## gemm_mem
module gemm_mem(
  input wire clk,
  input wire rst,
  input wire out_rdy,
  input wire v0__read_req_rdy,
  input wire [31:0] v0__read_resp,
  input wire v0__read_resp_vld,
  input wire v0__write_completion_vld,
  input wire v0__write_req_rdy,
  input wire [31:0] v0_in,
  input wire v0_in_vld,
  input wire v1__read_req_rdy,
  input wire [31:0] v1__read_resp,
  input wire v1__read_resp_vld,
  input wire v1__write_completion_vld,
  input wire v1__write_req_rdy,
  input wire [31:0] v1_in,
  input wire v1_in_vld,
  input wire [31:0] C_rd_data,
  output wire [31:0] out,
  output wire out_vld,
  output wire [3:0] v0__read_req,
  output wire v0__read_req_vld,
  output wire v0__read_resp_rdy,
  output wire v0__write_completion_rdy,
  output wire [35:0] v0__write_req,
  output wire v0__write_req_vld,
  output wire v0_in_rdy,
  output wire [3:0] v1__read_req,
  output wire v1__read_req_vld,
  output wire v1__read_resp_rdy,
  output wire v1__write_completion_rdy,
  output wire [35:0] v1__write_req,
  output wire v1__write_req_vld,
  output wire v1_in_rdy,
  output wire [3:0] C_rd_addr,
  output wire C_rd_en,
  output wire [3:0] C_wr_addr,
  output wire [31:0] C_wr_data,
  output wire C_wr_en
);
Size in the first run: ~4200 cells after synthesis, roughly 250 flip-flops, roughly 340 I/O pins.
Settings: LEC_CHECK=0, ABC_AREA=1, CAP_MARGIN=20, CORE_ASPECT_RATIO=0.84, CORE_MARGIN=2, CORE_UTILIZATION=68, MAX_ROUTING_LAYER=met4, PLACE_DENSITY=0.62, SETUP_SLACK_MARGIN=0.83, SLEW_MARGIN=20; clock period 7.88 ns.
run.sh (not shown) runs the stock make flow with config.mk's settings and CLKGATE_MAP_FILE=.
Then changed:
--- a/flow/config.mk
+++ b/flow/config.mk
@@ -14,3 +14,3 @@
 export PLACE_DENSITY = 0.62
-export SETUP_SLACK_MARGIN = 0.83
-export SLEW_MARGIN = 20
+export SETUP_SLACK_MARGIN = -0.55
+export SLEW_MARGIN = 0
==> flow/constraint.sdc (replaced) <==
create_clock -name core_clock -period 5.59 [get_ports {clk}]
set_input_delay 1.1180 -clock core_clock [delete_from_list [all_inputs] [get_ports {clk}]]
set_output_delay 1.1180 -clock core_clock [all_outputs]
set_load 0.01 [all_outputs]
With this change the flow completed and failed the layout checks on negative setup slack.
Clock skew shrinks by 0.031 ns.
Synthesized cell count stays the same.
Total power grows by 42%.
Critical path depth grows by 2.
Non-clock buffer count grows by 228.
Then changed:
--- a/flow/config.mk
+++ b/flow/config.mk
@@ -11,6 +11,7 @@
 export CORE_MARGIN = 2
-export CORE_UTILIZATION = 68
+export CORE_UTILIZATION = 71
+export HOLD_SLACK_MARGIN = 0.29
 export MAX_ROUTING_LAYER = met4
 export PLACE_DENSITY = 0.62
-export SETUP_SLACK_MARGIN = -0.55
-export SLEW_MARGIN = 0
+export SETUP_SLACK_MARGIN = 0.83
+export SLEW_MARGIN = 20
==> flow/constraint.sdc (replaced) <==
create_clock -name core_clock -period 6.64 [get_ports {clk}]
set_input_delay 1.3280 -clock core_clock [delete_from_list [all_inputs] [get_ports {clk}]]
set_output_delay 1.3280 -clock core_clock [all_outputs]
set_load 0.01 [all_outputs]
The new run finished but fails on negative setup slack.
Setup slack is better by 0.18 ns.
Sequential power fell by about 16%.
Synthesized cell count is unchanged.
Flip-flop count does not change.
Then changed:
==> flow/config.mk (replaced) <==
export PLATFORM = sky130hd
export DESIGN_NAME = gemm_mem
export DESIGN_NICKNAME = gemm_mem
export VERILOG_FILES = /design/flow/design.v
export SDC_FILE = /design/flow/constraint.sdc
export NUM_CORES = 4
export LEC_CHECK = 0
export ABC_AREA = 1
export CAP_MARGIN = 20
export CORE_MARGIN = 2
export CORE_UTILIZATION = 67
export SLEW_MARGIN = 20
==> flow/constraint.sdc (replaced) <==
create_clock -name core_clock -period 6.57 [get_ports {clk}]
set_input_delay 1.3140 -clock core_clock [delete_from_list [all_inputs] [get_ports {clk}]]
set_output_delay 1.3140 -clock core_clock [all_outputs]
set_load 0.01 [all_outputs]
Outcome: The changed run went through all stages and came out clean; utilization fell by 7.8 points; via count fell by 14%; first-iteration DRC count fell by 62%; non-clock buffer count fell by 41; design area fell by 4.0%; setup slack improved by 0.93 ns; power rose by 5.2%; routed wire length fell by 28%.
Then changed:
--- a/flow/config.mk
+++ b/flow/config.mk
@@ -10,3 +10,4 @@
 export CORE_MARGIN = 2
-export CORE_UTILIZATION = 67
+export CORE_UTILIZATION = 72
+export PLACE_DENSITY = 0.79
 export SLEW_MARGIN = 20
==> flow/constraint.sdc (replaced) <==
create_clock -name core_clock -period 6.23 [get_ports {clk}]
set_input_delay 1.2460 -clock core_clock [delete_from_list [all_inputs] [get_ports {clk}]]
set_output_delay 1.2460 -clock core_clock [all_outputs]
set_load 0.01 [all_outputs]
The new run ended with an error in global routing.
Die area is lower by a few percent.
Synthesized area does not change.
Synthesized cell count is unchanged.
Then changed:
--- a/flow/config.mk
+++ b/flow/config.mk
@@ -7,7 +7,5 @@
 export LEC_CHECK = 0
-export ABC_AREA = 1
 export CAP_MARGIN = 20
 export CORE_MARGIN = 2
-export CORE_UTILIZATION = 72
-export PLACE_DENSITY = 0.79
+export CORE_UTILIZATION = 27
 export SLEW_MARGIN = 20
==> flow/constraint.sdc (replaced) <==
create_clock -name core_clock -period 7.78 [get_ports {clk}]
set_input_delay 1.5560 -clock core_clock [delete_from_list [all_inputs] [get_ports {clk}]]
set_output_delay 1.5560 -clock core_clock [all_outputs]
set_load 0.01 [all_outputs]
Result:
- With this change the flow produced a clean layout
- area after synthesis falls by 4.5%
- synthesized cell count shrinks by 19%
- die size is higher to 2.5 times its value

---

Starting RTL as in the previous note.
export LEC_CHECK = 0
export CAP_MARGIN = 30
export CELL_PAD_IN_SITES_GLOBAL_PLACEMENT = 2
export CORE_MARGIN = 2
export CORE_UTILIZATION = 25
export CTS_CLUSTER_SIZE = 100
export GPL_TIMING_DRIVEN = 0
export PLACE_DENSITY_LB_ADDON = 0.21
export SETUP_SLACK_MARGIN = 1.13
export SLEW_MARGIN = 20
create_clock -name core_clock -period 9.82 [get_ports {clk}]
The starting point produced a clean layout.
Change:
Settings changed: CAP_MARGIN 30 to 20, CELL_PAD_IN_SITES_GLOBAL_PLACEMENT 2 to default, CORE_UTILIZATION 25 to 11, CTS_CLUSTER_SIZE 100 to default, GPL_TIMING_DRIVEN 0 to default, PLACE_DENSITY_LB_ADDON 0.21 to default, SETUP_SLACK_MARGIN 1.13 to default.
Clock period 9.82 ns to 9.85 ns, I/O delays scaled along.
Result:
- worst setup slack gains 0.73 ns
- cell count rises by 34%
- via count decreases by 3.3%

---

== run A ==
gemm_mem again, from the RTL that the note above started with.
## gemm_mem
module gemm_mem(
  input wire clk,
  input wire rst,
  input wire out_rdy,
  input wire v0__read_req_rdy,
  input wire [31:0] v0__read_resp,
  input wire v0__read_resp_vld,
  input wire v0__write_completion_vld,
  input wire v0__write_req_rdy,
  input wire [31:0] v0_in,
  input wire v0_in_vld,
  input wire v1__read_req_rdy,
  input wire [31:0] v1__read_resp,
  input wire v1__read_resp_vld,
  input wire v1__write_completion_vld,
  input wire v1__write_req_rdy,
  input wire [31:0] v1_in,
  input wire v1_in_vld,
  input wire [31:0] C_rd_data,
  output wire [31:0] out,
  output wire out_vld,
  output wire [3:0] v0__read_req,
  output wire v0__read_req_vld,
  output wire v0__read_resp_rdy,
  output wire v0__write_completion_rdy,
  output wire [35:0] v0__write_req,
  output wire v0__write_req_vld,
  output wire v0_in_rdy,
  output wire [3:0] v1__read_req,
  output wire v1__read_req_vld,
  output wire v1__read_resp_rdy,
  output wire v1__write_completion_rdy,
  output wire [35:0] v1__write_req,
  output wire v1__write_req_vld,
  output wire v1_in_rdy,
  output wire [3:0] C_rd_addr,
  output wire C_rd_en,
  output wire [3:0] C_wr_addr,
  output wire [31:0] C_wr_data,
  output wire C_wr_en
);
Settings: LEC_CHECK=0, ABC_AREA=0, CAP_MARGIN=20, CORE_ASPECT_RATIO=0.84, CORE_MARGIN=2, CORE_UTILIZATION=72, MAX_ROUTING_LAYER=met4, PLACE_DENSITY=0.62, SETUP_SLACK_MARGIN=-0.45, SLEW_MARGIN=0, TNS_END_PERCENT=5; clock period 6.12 ns.
The flow for run A finished, though final verification flagged negative setup slack.
The inputs of run B differ from those of run A as listed below.
Settings: a change of SETUP_SLACK_MARGIN from -0.45 to -0.41; a change of ABC_AREA from 0 to 1; a change of SLEW_MARGIN from 0 to 20; a change of CORE_UTILIZATION from 72 to 71; a deleted TNS_END_PERCENT that had been 5; a change of the clock period (ns, I/O delays scaled along) from 6.12 to 5.55.
Notes after the runs:
Of run A and run B, only run B never reached the final stage. Summary of run B over run A: Yosys chip area rose 1400 um2; die span in y increased by about 3% relative to the old numbers; placeable core area rose 2500 um2; sequential fraction of the synthesis area went down; number of sinks on the clock net neither gained nor lost much. In the reports for run B and run A, the smaller core utilization before placement belongs to run B. Summary of run B over run A: post-synthesis cell type count -11; area after synthesis +about 5%.
Input-level comparison between run C and run B:
Settings: SETUP_SLACK_MARGIN removed (was -0.41); PLACE_DENSITY removed (was 0.62); CORE_UTILIZATION changed from 71 to 65; CORE_ASPECT_RATIO removed (was 0.84); ABC_AREA removed (was 1); the clock period (ns, I/O delays scaled along) changed from 5.55 to 6.2.
Results
- Run C completed end to end; final checks failed (negative setup slack).
- Of run C and run B, it is run C that has the higher area fraction in and, or, nand and nor cells after synthesis.
- Comparing run B and run C, the lower number of cells in the design after placement is on run C.
- Comparing run B and run C, synthesized area divided by synthesized cell count is higher on run C.
- Run C: total cell area reported by yosys after synthesis 4.5% below run B
- Core outline area, run B and run C: lower on run B
- In the tables for run B and run C, cell count listed in synth_stat.txt reads lower with run C.
- Comparing run B and run C, the lower area fraction in full adders, half adders and majority gates is on run B.
[inputs] run D vs run C
Settings: a change of CORE_UTILIZATION from 65 to 58; a deleted MAX_ROUTING_LAYER that had been met4; a change of the clock period (ns, I/O delays scaled along) from 6.2 to 4.66.
Results
- STATUS run=run D STAGES=ALL_DONE FINAL_CHECKS=FAILED CAUSE=negative setup slack
- Wire length of run D falls short of that of run C by a few percent.
- Per the comparison of run D with run C, post-route total power shows an increase of 33%, via count moved down, combinational share of power did not really move, detailed placement HPWL climbed 0.43%.
Edits applied to the flow inputs when going from run D to run E:
Settings: CORE_UTILIZATION now 72, was 58; PLACE_DENSITY now 0.75, previously not set; ABC_AREA now 1, previously not set; the clock period (ns, I/O delays scaled along) now 5.53, was 4.66.
==> results <==
- Run E did not finish: a tool error stopped it during global routing (5_1_grt).
- Going from run D to run E, number of buffers created by CTS shrank by about 3.4%; die area shrank by 15%.
- Side by side, area of the mapped netlist turned out higher in run E than in run D.
The inputs of run F differ from those of run E as listed below.
Settings: PLACE_DENSITY no longer set, was 0.75; ABC_AREA no longer set, was 1; CORE_UTILIZATION now 44, was 72; the clock period (ns, I/O delays scaled along) now 5.35, was 5.53.
--- outcome ---
- Across run F and run E, no clean finish was achieved.
- Run E failed in global routing (5_1_grt) with GRT-0232.
- Relative to run E, the average size of a mapped cell of run F is higher by 1.3 um2.
- Run F: xor/xnor share of the synthesized area higher than run E
- In run F, worst slack at placement is lower than in run E.
- In the floorplan summary, run F is listed with a die area greater than that of run E.
Power is estimated from default activity; no workload was simulated.
